// fpmultiplier
module fpmultiplier (output logic [31:0] product, output logic ready,
		input logic [31:0] a, input logic clock, nreset);
==> flow/config.mk <==
export PLATFORM = sky130hd
export DESIGN_NAME = fpmultiplier
export DESIGN_NICKNAME = fpmultiplier
export VERILOG_FILES = /design/flow/design.v
export SDC_FILE = /design/flow/constraint.sdc
export NUM_CORES = 4
export LEC_CHECK = 0
export CAP_MARGIN = 15
export CORE_MARGIN = 7
export CORE_UTILIZATION = 32
export CTS_CLUSTER_DIAMETER = 104
export GPL_TIMING_DRIVEN = 1
export HOLD_SLACK_MARGIN = 0.06
export MAX_ROUTING_LAYER = met4
export MIN_ROUTING_LAYER = met2
export PLACE_DENSITY_LB_ADDON = 0.22
export SLEW_MARGIN = 15
==> flow/constraint.sdc <==
create_clock -name core_clock -period 8.34 [get_ports {clock}]
set_input_delay 1.6680 -clock core_clock [delete_from_list [all_inputs] [get_ports {clock}]]
set_output_delay 1.6680 -clock core_clock [all_outputs]
set_load 0.01 [all_outputs]
run.sh (not shown) runs the stock make flow with config.mk's settings and CLKGATE_MAP_FILE=.
Change:
Settings changed: CAP_MARGIN 15 to 20, CORE_MARGIN 7 to 2, CORE_UTILIZATION 32 to 36, CTS_CLUSTER_DIAMETER 104 to default, GPL_TIMING_DRIVEN 1 to default, HOLD_SLACK_MARGIN 0.06 to default, MAX_ROUTING_LAYER met4 to default, MIN_ROUTING_LAYER met2 to default, PLACE_DENSITY from default to 0.6, PLACE_DENSITY_LB_ADDON 0.22 to default, SLEW_MARGIN 15 to 20.
Clock period 8.34 ns to 13.4 ns, I/O delays scaled along.
Worst setup slack improves by 4.7 ns.
Cell area fell by 1.6%.
Total power fell by 37%.
Wire length fell by 8.0%.
Die area fell by 17%.
Worst hold slack degrades by 0.0062 ns.
Cell count fell by 5.2%.
Count of clock-buffer cells in the layout fell by 1.
Sequential share of layout area rose by 0.19 points.
Change:
Settings changed: CORE_UTILIZATION 36 to 66, PLACE_DENSITY 0.6 to default, SETUP_SLACK_MARGIN from default to 1.85.
Clock period 13.4 ns to 7.35 ns, I/O delays scaled along.
Result: Die area goes down by 45%. Cell area climbs by 9.6%. Worst setup slack got worse by 4.8 ns. Synthesized cell count is unchanged. Critical path depth is unchanged. Sequential share of layout area goes down by 0.89 points. Fmax goes up by 18%. Total power came out higher by 82%. Final cell count goes down by 6.0%. Wire length goes up by 13%.

The RTL this note starts from:
==> flow/design.v <==
module fpmultiplier (output logic [31:0] product, output logic ready,
		input logic [31:0] a, input logic clock, nreset);
enum {activation, start, loada, loadb, check, special, regularcalculation,carries, final_output}state;
logic [31:0] multi_a, multi_b;
logic [47:0] manti_48bit;
logic [22:0] manti_23bit; 
logic [9:0] expon; 
logic sign;
logic infinite_a,NaN_a,zero_a,infinite_b,NaN_b,zero_b; 
assign  infinite_a = (multi_a[30:23]==8'b11111111)&&(multi_a[22:0]==0);
assign  NaN_a = (multi_a[30:23]==8'b11111111)&&(multi_a[22:0]!=0);
assign  zero_a = (multi_a[30:23]==0);
assign  infinite_b = (multi_b[30:23]==8'b11111111)&&(multi_b[22:0]==0);
assign  NaN_b = (multi_b[30:23]==8'b11111111)&&(multi_b[22:0]!=0);
assign  zero_b = (multi_b[30:23]==0); 
always_ff @(posedge clock, negedge nreset)
if (~nreset)
  begin 
  product <=0;
  multi_a <= 0;
  multi_b <= 0;
  state <= start;
  ready <= 0;
  end
else
begin 
  case (state)
    activation:
           begin
           ready <=1;
           end
    start: 
           begin
           ready <= 0;
           state <= loada;
           end
    loada: 
           begin 
           multi_a <= a;
           state <= loadb;
           end
    loadb: 
           begin
           multi_b <= a;
           state <= check;        
           end
    check:
           begin
           sign <= multi_a[31]^multi_b[31];
           if(NaN_a||infinite_a||zero_a||NaN_b||infinite_b||zero_b)
           state <= special;
           else
           state <= regularcalculation;
           end
    special:
           begin
            state <= final_output;
            if (NaN_a||NaN_b) 
              begin
              expon <= 10'b0011111111;
              manti_23bit <= 1;
              end
            else if (infinite_a||infinite_b) 
              begin
              if (zero_a|zero_b)  
                begin
                expon <= 10'b0011111111;
                manti_23bit <= 1;  
                end
              else 
                begin
                expon <= 10'b0011111111;
                manti_23bit <= 0;
                end
              end
            else 
              begin 
              expon <= 10'b0000000000;
              manti_23bit <= 0;
              end
           end
    regularcalculation:
           begin
           state <= carries;
           sign <= multi_a[31]^multi_b[31];
           manti_48bit <= {1'b1, {multi_a[22:0]}}*{1'b1, {multi_b[22:0]}};
           expon <= {2'b00,multi_a[30:23]}+{2'b00,multi_b[30:23]}-10'd127; 
           end 
    carries:
           begin 
           state <= final_output;
           if (manti_48bit[47]==1)  
             begin
             expon <= expon + 1'b1; 
             manti_48bit <= manti_48bit>>1|{{25{1'b0}},1'b1,{22{1'b0}}}; 
             end
           else
             begin  
             manti_48bit <= manti_48bit|{{25{1'b0}},1'b1,{22{1'b0}}}; 
             end
           end
    final_output:
           begin 
           ready <= 1;
           state <= start;        
           if (NaN_a||infinite_a||zero_a||NaN_b||infinite_b||zero_b)
             product <= {sign,expon[7:0],manti_23bit};
           else if ($signed(expon) >= 255)
             product <= {sign,8'b11111111,23'd0};
           else if ($signed(expon) <= 0)
             product <= {sign,31'd0};
           else 
             product <= {sign,expon[7:0],manti_48bit[45:23]};
           end 
  endcase
end
endmodule
make LEC_CHECK=0 ABC_AREA=1 CAP_MARGIN=20 CELL_PAD_IN_SITES_GLOBAL_PLACEMENT=0 CORE_ASPECT_RATIO=0.5 CORE_MARGIN=9 CORE_UTILIZATION=67 CTS_CLUSTER_DIAMETER=223 CTS_CLUSTER_SIZE=99 MAX_ROUTING_LAYER=met4 PLACE_DENSITY=0.37 SETUP_SLACK_MARGIN=-0.39 SLEW_MARGIN=20 finish   # period 8.18 ns
Change:
- CELL_PAD_IN_SITES_GLOBAL_PLACEMENT: 0 -> default
- CORE_ASPECT_RATIO: 0.5 -> default
- CORE_MARGIN: 9 -> 2
- CORE_UTILIZATION: 67 -> 72
- CTS_CLUSTER_DIAMETER: 223 -> default
- CTS_CLUSTER_SIZE: 99 -> default
- MAX_ROUTING_LAYER: met4 -> default
- PLACE_DENSITY: 0.37 -> 0.6
- SETUP_SLACK_MARGIN: -0.39 -> default
- clock period: 8.18 -> 7.86 ns (I/O delays scaled with it)
What happened:
- register-to-register slack degrades by 0.31 ns
- synthesized area stays the same
- global-route usage came out higher by 8.2 points
Change:
- clock period: 7.86 -> 3.59 ns (I/O delays scaled with it)
Now the flow did not get past 5_1_grt.
Die size does not change.
Area after synthesis is unchanged.
Synthesized cell count stays the same.

Setup of raven:
RTL: the design.v shown in full above, as it stands there.
Settings: LEC_CHECK=0, ABC_AREA=1, CAP_MARGIN=20, CELL_PAD_IN_SITES_GLOBAL_PLACEMENT=0, CORE_ASPECT_RATIO=0.99, CORE_MARGIN=2, CORE_UTILIZATION=71, CTS_CLUSTER_SIZE=24, MAX_ROUTING_LAYER=met4, PLACE_DENSITY_LB_ADDON=0.16, SLEW_MARGIN=20; clock period 6.24 ns.
Finished, but not clean: raven, with negative setup slack.
For juniper, these inputs were changed with respect to raven:
- PLACE_DENSITY_LB_ADDON no longer set, was 0.16
- CORE_UTILIZATION now 40, was 71
- PLACE_DENSITY now 0.6, previously not set
- ABC_AREA no longer set, was 1
- CELL_PAD_IN_SITES_GLOBAL_PLACEMENT no longer set, was 0
- CORE_ASPECT_RATIO no longer set, was 0.99
- CTS_CLUSTER_SIZE no longer set, was 24
- MAX_ROUTING_LAYER no longer set, was met4
- the clock period (ns, I/O delays scaled along) now 9.0, was 6.24
==> comparison <==
- raven vs juniper, master of the slowest instance on the critical path: sky130_fd_sc_hd__fa_2 vs sky130_fd_sc_hd__dfrtp_1
- From juniper to raven, flip-flop count did not move at all.
- Going from raven to juniper, DRC marker count from the first detailed-route iteration went down; via count of the routed design -5753.
- The first-pass iteration count of the detailed router reported for juniper is smaller than that of raven by 3.
- Comparing juniper and raven, sequential share of layout area is higher on juniper.
- juniper ran to completion and came out clean on the timing, DRC and antenna checks.
- Taking raven as the reference point, the met3 capacity usage during global routing of juniper falls by 10 points.
Edits applied to the flow inputs when going from juniper to xenon:
- a change of the clock period (ns, I/O delays scaled along) from 9.0 to 8.27
### Flow results
The total power in xenon was higher than what juniper gave. Cmp xenon and juniper / first-pass GRT wire length / lower: xenon. Final area delta (xenon -> juniper): insignificant. Of the two values seen for first element of the critical path, multi_b[3] was produced by xenon and multi_b[8] by juniper. The worst hold slack was comparable across xenon and juniper. The lower count of filler cells inserted in the layout of xenon and juniper is in juniper. Changes observed in xenon relative to juniper: final wirelength went down by about 1.7%; least setup slack across all paths after layout shows a reduction of 0.13 ns.
Modified inputs, willow compared to xenon
- HOLD_SLACK_MARGIN: unset -> -0.09
- TNS_END_PERCENT: unset -> 5
- CORE_UTILIZATION: 40 -> 64
- the clock period (ns, I/O delays scaled along): 8.27 -> 6.26
Findings:
Across xenon and willow, a clean result was obtained everywhere but in willow. willow had finished all stages when the layout checks came back failing, citing negative setup slack. willow against xenon: final core area utilization moved up, total power went up, worst setup slack -1.34 ns, number of standard cells in the layout, taps in and fillers out moved down. willow — overall fraction of global-route tracks in use 16 points higher, xenon as reference. Compared with xenon, in willow clock network contribution to total cell area ~0 delta, sequential share of layout area went down by 0.89 points.

Setup of 05-15:
// fpmultiplier: RTL as listed in full above, without the edits since
export LEC_CHECK = 0
export ABC_AREA = 1
export CAP_MARGIN = 20
export CELL_PAD_IN_SITES_GLOBAL_PLACEMENT = 0
export CORE_ASPECT_RATIO = 0.5
export CORE_MARGIN = 9
export CORE_UTILIZATION = 57
export CTS_CLUSTER_DIAMETER = 297
export CTS_CLUSTER_SIZE = 99
export MAX_ROUTING_LAYER = met4
export PLACE_DENSITY = 0.37
export SETUP_SLACK_MARGIN = -0.39
export SLEW_MARGIN = 20
export TNS_END_PERCENT = 40
create_clock -name core_clock -period 8.18 [get_ports {clock}]
05-15 closes out successfully: all stages finished, all timing, DRC and antenna checks passed.
The inputs of 11-08 differ from those of 05-15 as listed below.
Settings: CORE_ASPECT_RATIO now 0.99, was 0.5; CORE_MARGIN now 2, was 9; CTS_CLUSTER_SIZE now 24, was 99; CORE_UTILIZATION now 72, was 57; TNS_END_PERCENT no longer set, was 40; CTS_CLUSTER_DIAMETER no longer set, was 297; SETUP_SLACK_MARGIN no longer set, was -0.39; the clock period (ns, I/O delays scaled along) now 6.24, was 8.18.
### Flow results
11-08 completed end to end; final checks failed (negative setup slack). Total power: 11-08 above 05-15. Taking 05-15 as 1.0, 11-08 lands at 1.3 on total number of placement rows. Proportion of total power due to net switching: 11-08 and 05-15 compared, lower one is 05-15. Compare 11-08 and 05-15 | tally of non-filler cells in the final layout lower: 05-15. Number of nets at floorplan: 11-08 vs 05-15, no meaningful difference. Max routability-driven placement congestion ratio across 11-08 and 05-15: 11-08. Of the two candidates, 05-15 has the better overall routed net length and 11-08 the worse one. Relative to 05-15, areal power density over the cells has gone up in 11-08.
Power and IR drop assume default switching activity.
